==> inputs of run a <==
==> flow/design.v <==
module apb_slave (
	input  wire sys_clk,
	input  wire sys_rst_n,
	input  wire tim_psel,
	input  wire tim_penable,
	input  wire tim_pwrite,
	output wire tim_pready,
	output wire wr_en,
	output wire rd_en
);
	reg  apb_access;
	wire apb_access_pre;
	assign wr_en          = tim_pready  & tim_pwrite;
	assign rd_en          = tim_pready  & ~tim_pwrite;
	assign tim_pready     = apb_access  & tim_penable;
	assign apb_access_pre = tim_penable & tim_psel;
	always @(posedge sys_clk, negedge sys_rst_n) begin
		if (!sys_rst_n) begin
			apb_access <= 1'b0;
		end else begin
			apb_access <= apb_access_pre;
		end
	end
endmodule
module counter (
	input  wire sys_clk,
	input  wire sys_rst_n,
	input  wire timer_en,
	input  wire div_en,
	input  wire [3:0]  div_val,
	input  wire [63:0] cnt_tdr,
	input  wire cnt_tdr_en,
	input  wire cnt_clr,
	input  wire timer_en_nedge,
	input  wire halt_en,
	output reg  [63:0] count,
	output reg  cnt_update
);
	reg  [63:0] cnt_pre;
	wire cnt_en;
	wire pulse;
	reg  [7:0]  sub_cnt;
	wire [7:0]  sub_cnt_pre;
	reg  [7:0]  sub_cnt_cmp;
	wire sub_cnt_clr;
	wire sub_cnt_en;
	assign cnt_en = ~halt_en && timer_en && (!div_en || (div_val==0) || pulse );
	always @(posedge sys_clk, negedge sys_rst_n) begin
		if (!sys_rst_n) begin
			cnt_update <= 1'b0;
		end else begin
			cnt_update <= cnt_en;
		end
	end
	always @(*) begin
		if( ((cnt_clr & cnt_en) | timer_en_nedge) & (~halt_en) ) begin
			cnt_pre = 64'h0;
		end else begin
			if (cnt_tdr_en) begin
				cnt_pre = cnt_tdr;
			end else begin
				if (cnt_en) begin
					cnt_pre = count + 1;
				end else begin
					cnt_pre = count;
				end
			end
		end
	end
	always @(posedge sys_clk, negedge sys_rst_n) begin
		if (!sys_rst_n) begin
			count <= 64'b0;
		end else begin
			count <= cnt_pre;
		end
	end
	always @(*) begin
		case (div_val)
			4'h0: sub_cnt_cmp = 8'd0;
			4'h2: sub_cnt_cmp = 8'd3;
			4'h3: sub_cnt_cmp = 8'd7;
			4'h4: sub_cnt_cmp = 8'd15;
			4'h5: sub_cnt_cmp = 8'd31;
			4'h6: sub_cnt_cmp = 8'd63;
			4'h7: sub_cnt_cmp = 8'd127;
			4'h8: sub_cnt_cmp = 8'd255;
			default: sub_cnt_cmp = 8'd1;
		endcase
	end
	assign pulse       = sub_cnt == sub_cnt_cmp;
	assign sub_cnt_pre = sub_cnt_clr ? 8'h0 : sub_cnt_en ? sub_cnt+1 : sub_cnt;
	assign sub_cnt_clr = ~halt_en & (~timer_en | ~div_en | pulse);
	assign sub_cnt_en  = ~halt_en & timer_en & div_en & (div_val!=0);
	always @(posedge sys_clk, negedge sys_rst_n) begin
		if (!sys_rst_n) begin
			sub_cnt <= 8'b0;
		end else begin
			sub_cnt <= sub_cnt_pre;
		end
	end
endmodule
module register (
	input  wire sys_clk,
	input  wire sys_rst_n,
	input  wire wr_en,
	input  wire rd_en,
	input  wire [11:0] tim_paddr,
	input  wire [31:0] tim_pwdata,
	input  wire [3:0]  tim_pstrb,
	output reg  [31:0] tim_prdata,
	output wire tim_pslverr,
	output wire tim_int,
	input  wire dbg_mode,
	input  wire cnt_update,
	input  wire [63:0] count,
	output wire timer_en,
	output wire div_en,
	output wire [3:0]  div_val,
	output wire [63:0] cnt_tdr,
	output wire cnt_tdr_en,
	output wire cnt_clr,
	output wire timer_en_nedge,
	output wire halt_en
);
	reg  [31:0] TCR_reg;
	reg  [31:0] TDR0_reg;
	reg  [31:0] TDR1_reg;
	reg  [31:0] TCMP0_reg;
	reg  [31:0] TCMP1_reg;
	reg  [31:0] TIER_reg;
	reg  [31:0] TISR_reg;
	reg  [31:0] THCSR_reg;
	wire [5:0]  TCR_pre;
	reg  [31:0] TDR0_pre;
	reg  [31:0] TDR1_pre;
	wire [31:0] TCMP0_pre;
	wire [31:0] TCMP1_pre;
	wire THCSR_pre;
	wire TIER_pre;
	wire TISR_pre;
	wire TCR_sel0;
	wire TCR_sel1;
	wire TDR0_sel;
	wire TDR1_sel;
	wire TCMP0_sel;
	wire TCMP1_sel;
	wire TIER_sel;
	wire TISR_clr;
	wire TISR_set;
	wire THCSR_sel;
	wire prohibit_err;
	wire div_en_err;
	wire div_val_err;
	reg  timer_en_next;
	function [31:0] strobe_merge;
		input [3:0]  pstrb;
		input [31:0] pwdata;
		input [31:0] data_reg;
		reg   [31:0] mask;
		begin
			mask = {{8{pstrb[3]}},
				{8{pstrb[2]}},
				{8{pstrb[1]}},
				{8{pstrb[0]}}};
			strobe_merge = (pwdata & mask) | (data_reg & (~mask));
		end
	endfunction
	assign timer_en    = TCR_reg[0];
	assign div_en      = TCR_reg[1];
	assign div_val     = TCR_reg[11:8];
	assign cnt_tdr     = {TDR1_pre,TDR0_pre};
	assign cnt_tdr_en  = TDR0_sel | TDR1_sel;
	assign cnt_clr     = TISR_set;
	assign halt_en     = dbg_mode & THCSR_reg[0];
	assign tim_int     = TIER_reg[0] & TISR_reg[0];
	assign div_en_err  = TCR_sel0 & TCR_reg[0] & (TCR_reg[1] !== tim_pwdata[1]);
	assign div_val_err = TCR_sel1 & TCR_reg[0] & (TCR_reg[11:8] !== tim_pwdata[11:8]);
	assign prohibit_err= TCR_sel1 & (tim_pwdata[11:8]>4'h8);
	assign tim_pslverr = div_en_err | div_val_err | prohibit_err;
	assign TCR_sel0     = wr_en & (tim_paddr === 12'h0) & tim_pstrb[0];
	assign TCR_sel1     = wr_en & (tim_paddr === 12'h0) & tim_pstrb[1];
	assign TCR_pre[1:0] = TCR_sel0 & ~tim_pslverr ? tim_pwdata[1:0]  : TCR_reg[1:0];
	assign TCR_pre[5:2] = TCR_sel1 & ~tim_pslverr ? tim_pwdata[11:8] : TCR_reg[11:8];
	assign timer_en_nedge = timer_en_next & (~timer_en);
	always @(posedge sys_clk, negedge sys_rst_n) begin
		if (!sys_rst_n) begin
			timer_en_next <= 1'b0;
		end else begin
			timer_en_next <= timer_en;
		end
	end
	assign TDR0_sel = wr_en & (tim_paddr === 12'h4);
	always @(*) begin
		if(TDR0_sel) begin
			TDR0_pre = strobe_merge(tim_pstrb,tim_pwdata,TDR0_reg);
		end else begin
			if (timer_en_nedge) begin
				TDR0_pre = 32'h0;
			end else begin
				if (cnt_update) begin
					TDR0_pre = count[31:0];
				end else begin
					TDR0_pre = TDR0_reg;
				end
			end
		end
	end
	assign TDR1_sel  = wr_en & (tim_paddr === 12'h8);
	always @(*) begin
		if(TDR1_sel) begin
			TDR1_pre = strobe_merge(tim_pstrb,tim_pwdata,TDR1_reg);
		end else begin
			if (timer_en_nedge) begin
				TDR1_pre = 32'h0;
			end else begin
				if (cnt_update) begin
					TDR1_pre = count[63:32];
				end else begin
					TDR1_pre = TDR1_reg;
				end
			end
		end
	end
	assign TCMP0_sel = wr_en & (tim_paddr === 12'hC);
	assign TCMP0_pre = TCMP0_sel ? strobe_merge(tim_pstrb,tim_pwdata,TCMP0_reg) : TCMP0_reg;
	assign TCMP1_sel = wr_en & (tim_paddr === 12'h10);
	assign TCMP1_pre = TCMP1_sel ? strobe_merge(tim_pstrb,tim_pwdata,TCMP1_reg) : TCMP1_reg;
	assign TIER_sel  = wr_en & tim_pstrb[0] & (tim_paddr === 12'h14);
	assign TIER_pre  = TIER_sel ? tim_pwdata[0] : TIER_reg[0];
	assign TISR_clr  = wr_en & tim_pstrb[0] & tim_pwdata[0] & (tim_paddr === 12'h18);
	assign TISR_set  = count === {TCMP1_reg,TCMP0_reg};
	assign TISR_pre  = TISR_clr ? 1'b0 : ( TISR_set ? 1'b1 : TISR_reg[0]);
	assign THCSR_sel    = wr_en & tim_pstrb[0] & (tim_paddr === 12'h1C);
	assign THCSR_pre    = THCSR_sel ? tim_pwdata[0] : THCSR_reg[0];
	always @(*) begin
		if (rd_en) begin
			case (tim_paddr)
				12'h00: tim_prdata = TCR_reg;
				12'h04: tim_prdata = TDR0_reg;
				12'h08: tim_prdata = TDR1_reg;
				12'h0C: tim_prdata = TCMP0_reg;
				12'h10: tim_prdata = TCMP1_reg;
				12'h14: tim_prdata = TIER_reg;
				12'h18: tim_prdata = TISR_reg;
				12'h1C: tim_prdata = THCSR_reg;
				default: tim_prdata = 32'h0;
			endcase
		end else begin
			tim_prdata = 32'h0;
		end
	end
	always @(posedge sys_clk, negedge sys_rst_n) begin
		if (!sys_rst_n) begin
			TCR_reg <= 32'h0000_0100;
		end else begin
			TCR_reg[1:0]  <= TCR_pre[1:0];
			TCR_reg[11:8] <= TCR_pre[5:2];
		end
	end
	always @(posedge sys_clk, negedge sys_rst_n) begin
		if (!sys_rst_n) begin
			TDR0_reg <= 32'h0;
		end else begin
			TDR0_reg <= TDR0_pre;
		end
	end
	always @(posedge sys_clk, negedge sys_rst_n) begin
		if (!sys_rst_n) begin
			TDR1_reg <= 32'h0;
		end else begin
			TDR1_reg <= TDR1_pre;
		end
	end
	always @(posedge sys_clk, negedge sys_rst_n) begin
		if (!sys_rst_n) begin
			TCMP0_reg <= 32'hFFFF_FFFF;
		end else begin
			TCMP0_reg <= TCMP0_pre;
		end
	end
	always @(posedge sys_clk, negedge sys_rst_n) begin
		if (!sys_rst_n) begin
			TCMP1_reg <= 32'hFFFF_FFFF;
		end else begin
			TCMP1_reg <= TCMP1_pre;
		end
	end
	always @(posedge sys_clk, negedge sys_rst_n) begin
		if (!sys_rst_n) begin
			TIER_reg <= 32'h0;
		end else begin
			TIER_reg[0] <= TIER_pre;
		end
	end
	always @(posedge sys_clk, negedge sys_rst_n) begin
		if (!sys_rst_n) begin
			TISR_reg <= 32'h0;
		end else begin
			TISR_reg[0] <= TISR_pre;
		end
	end
	always @(posedge sys_clk, negedge sys_rst_n) begin
		if (!sys_rst_n) begin
			THCSR_reg <= 32'h0;
		end else begin
			THCSR_reg[0] <= THCSR_pre;
			THCSR_reg[1] <= dbg_mode & THCSR_reg[0];
		end
	end
endmodule
module timer_top (
	input  wire sys_clk,
	input  wire sys_rst_n,
	input  wire tim_psel,
	input  wire tim_penable,
	input  wire tim_pwrite,
	input  wire [11:0] tim_paddr,
	input  wire [31:0] tim_pwdata,
	input  wire [3:0]  tim_pstrb,
	output wire [31:0] tim_prdata,
	output wire tim_pslverr,
	output wire tim_pready,
	output wire tim_int,
	input  wire dbg_mode
);
	wire wr_en;
	wire rd_en;
	wire timer_en;
	wire div_en;
	wire [3:0]  div_val;
	wire [63:0] cnt_tdr;
	wire cnt_tdr_en;
	wire cnt_clr;
	wire timer_en_nedge;
	wire [63:0] count;
	wire cnt_update;
	wire halt_en;
	apb_slave apb_slave_u(
		.sys_clk        (sys_clk        ),
		.sys_rst_n      (sys_rst_n      ),
		.tim_psel       (tim_psel       ),
		.tim_penable    (tim_penable    ),
		.tim_pwrite     (tim_pwrite     ),
		.tim_pready     (tim_pready     ),
		.wr_en          (wr_en          ),
		.rd_en          (rd_en          )
	);	
	register register_u (
		.sys_clk        (sys_clk        ),
		.sys_rst_n      (sys_rst_n      ),
		.wr_en          (wr_en          ),
		.rd_en          (rd_en          ),
		.tim_paddr      (tim_paddr      ),
		.tim_pwdata     (tim_pwdata     ),
		.tim_prdata     (tim_prdata     ),
		.tim_pstrb      (tim_pstrb      ),
		.tim_pslverr    (tim_pslverr    ),
		.tim_int        (tim_int        ),
		.dbg_mode       (dbg_mode       ),
		.timer_en       (timer_en       ),
		.div_en         (div_en         ),
		.div_val        (div_val        ),
		.cnt_tdr        (cnt_tdr        ),
		.cnt_tdr_en     (cnt_tdr_en     ),	
		.cnt_clr        (cnt_clr        ),
		.timer_en_nedge (timer_en_nedge ),
		.count          (count          ),
		.cnt_update     (cnt_update     ),
		.halt_en        (halt_en        )
	);
	counter counter_u (
		.sys_clk        (sys_clk        ),
		.sys_rst_n      (sys_rst_n      ),
		.timer_en       (timer_en       ),
		.div_en         (div_en         ),
		.div_val        (div_val        ),
		.cnt_tdr        (cnt_tdr        ),
		.cnt_tdr_en     (cnt_tdr_en     ),	
		.timer_en_nedge (timer_en_nedge ),
		.cnt_clr        (cnt_clr        ),
		.count          (count          ),
		.cnt_update     (cnt_update     ),
		.halt_en        (halt_en        )
	);
endmodule
==> flow/run.sh <==
#!/bin/bash
# the make line also repeats each setting of config.mk as NAME=value (left out here)
make -C /OpenROAD-flow-scripts/flow DESIGN_CONFIG=/design/flow/config.mk WORK_HOME=/design/flow/orfs CLKGATE_MAP_FILE= finish
==> flow/config.mk <==
export PLATFORM = sky130hd
export DESIGN_NAME = timer_top
export DESIGN_NICKNAME = timer_top
export VERILOG_FILES = /design/flow/design.v
export SDC_FILE = /design/flow/constraint.sdc
export NUM_CORES = 4
export LEC_CHECK = 0
export CAP_MARGIN = 35
export CELL_PAD_IN_SITES_DETAIL_PLACEMENT = 1
export CELL_PAD_IN_SITES_GLOBAL_PLACEMENT = 3
export CORE_MARGIN = 2
export CORE_UTILIZATION = 47
export CTS_CLUSTER_DIAMETER = 332
export CTS_CLUSTER_SIZE = 21
export GPL_ROUTABILITY_DRIVEN = 1
export HOLD_SLACK_MARGIN = 0.15
export MIN_ROUTING_LAYER = met2
export PLACE_DENSITY_LB_ADDON = 0.06
export SETUP_SLACK_MARGIN = -0.12
export SLEW_MARGIN = 20
export TNS_END_PERCENT = 45
==> flow/constraint.sdc <==
create_clock -name core_clock -period 6.5 [get_ports {sys_clk}]
set_input_delay 1.3000 -clock core_clock [delete_from_list [all_inputs] [get_ports {sys_clk}]]
set_output_delay 1.3000 -clock core_clock [all_outputs]
set_load 0.01 [all_outputs]
==> run b (differences from run a) <==
CAP_MARGIN = 20   (was 35)
CELL_PAD_IN_SITES_DETAIL_PLACEMENT = not set   (was 1)
CELL_PAD_IN_SITES_GLOBAL_PLACEMENT = not set   (was 3)
CORE_UTILIZATION = 72   (was 47)
CTS_CLUSTER_DIAMETER = 105   (was 332)
CTS_CLUSTER_SIZE = not set   (was 21)
GPL_ROUTABILITY_DRIVEN = not set   (was 1)
HOLD_SLACK_MARGIN = not set   (was 0.15)
MIN_ROUTING_LAYER = not set   (was met2)
PLACE_DENSITY_LB_ADDON = 0.28   (was 0.06)
SETUP_SLACK_MARGIN = not set   (was -0.12)
TNS_END_PERCENT = not set   (was 45)
==> flow/constraint.sdc (replaced) <==
create_clock -name core_clock -period 3.25 [get_ports {sys_clk}]
set_input_delay 0.6500 -clock core_clock [delete_from_list [all_inputs] [get_ports {sys_clk}]]
set_output_delay 0.6500 -clock core_clock [all_outputs]
set_load 0.01 [all_outputs]
==> run c (differences from run a) <==
CAP_MARGIN = 5   (was 35)
CELL_PAD_IN_SITES_DETAIL_PLACEMENT = not set   (was 1)
CELL_PAD_IN_SITES_GLOBAL_PLACEMENT = not set   (was 3)
CORE_UTILIZATION = 72   (was 47)
CTS_CLUSTER_DIAMETER = 205   (was 332)
CTS_CLUSTER_SIZE = not set   (was 21)
GPL_ROUTABILITY_DRIVEN = not set   (was 1)
GPL_TIMING_DRIVEN = 1   (was not set)
HOLD_SLACK_MARGIN = not set   (was 0.15)
MIN_ROUTING_LAYER = met1   (was met2)
PLACE_DENSITY_LB_ADDON = not set   (was 0.06)
SETUP_SLACK_MARGIN = 0.21   (was -0.12)
SLEW_MARGIN = 35   (was 20)
TNS_END_PERCENT = 95   (was 45)
==> flow/constraint.sdc (replaced) <==
create_clock -name core_clock -period 3.19 [get_ports {sys_clk}]
set_input_delay 0.6380 -clock core_clock [delete_from_list [all_inputs] [get_ports {sys_clk}]]
set_output_delay 0.6380 -clock core_clock [all_outputs]
set_load 0.01 [all_outputs]
==> summary.txt <==
run metrics: total CTS buffers=24, sequential standard cell area=5416 um2, Placed Area=14,950 um2, die extent in y=140.0 um, Clk power=2.95 mW, met1 global-route usage=60.31%, fin worst setup slack=0.1513 ns, Tot GR Track Use=45.86%, Finished Cell Area=16,050 um2, run status=finished clean, nonclk buf count=183, Comb area=7646 um2, final clock skew=0.01048 ns, Fill cells=856, tool warnings=30, clk slew on worst S/H paths=0.06 ns, # clk buffers=38
(the above is from run c)
==> summary.txt <==
run metrics: run status=finished clean, CP Max Fanout=19, Top non-seq family=multiplexers, sequential power=1.33 mW, total CTS buffers=14, Fill cells=3,036, Tot GR Track Use=47.42%, nonclk buf count=118, Hold Path Sink=register_u.TIER_reg[0]$_DFFE_PN0P_, maximum VDD drop=170.4 uV, fin worst setup slack=0.8672 ns, Finished Cell Area=15,080 um2, FA/HA/MAJ Cells, Area Fraction=0.1878%, tool warnings=32, Placed Area=14,540 um2, die extent in y=172.4 um, Clk power=987 uW, met1 global-route usage=0%, Comb area=7488 um2, sequential standard cell area=5413 um2
(the above is from run a)
==> summary.txt <==
run metrics: # clk buffers=34, sequential standard cell area=5415 um2, Clk power=3.05 mW, die extent in y=140.0 um, nonclk buf count=185, SO Viols=setup timing, Die W=140.0 um, run status=finished with violations, met1 global-route usage=59.37%, clk slew on worst S/H paths=0.06 ns, Placed Area=15,040 um2, final clock skew=0.02301 ns, Comb area=7551 um2, Yosys warning count=3, Final setup viols=3, Fill cells=775, fin worst setup slack=-0.1173 ns, total CTS buffers=24
(the above is from run b)
Power figures rest on the tool's default switching activity, not on a simulated workload.
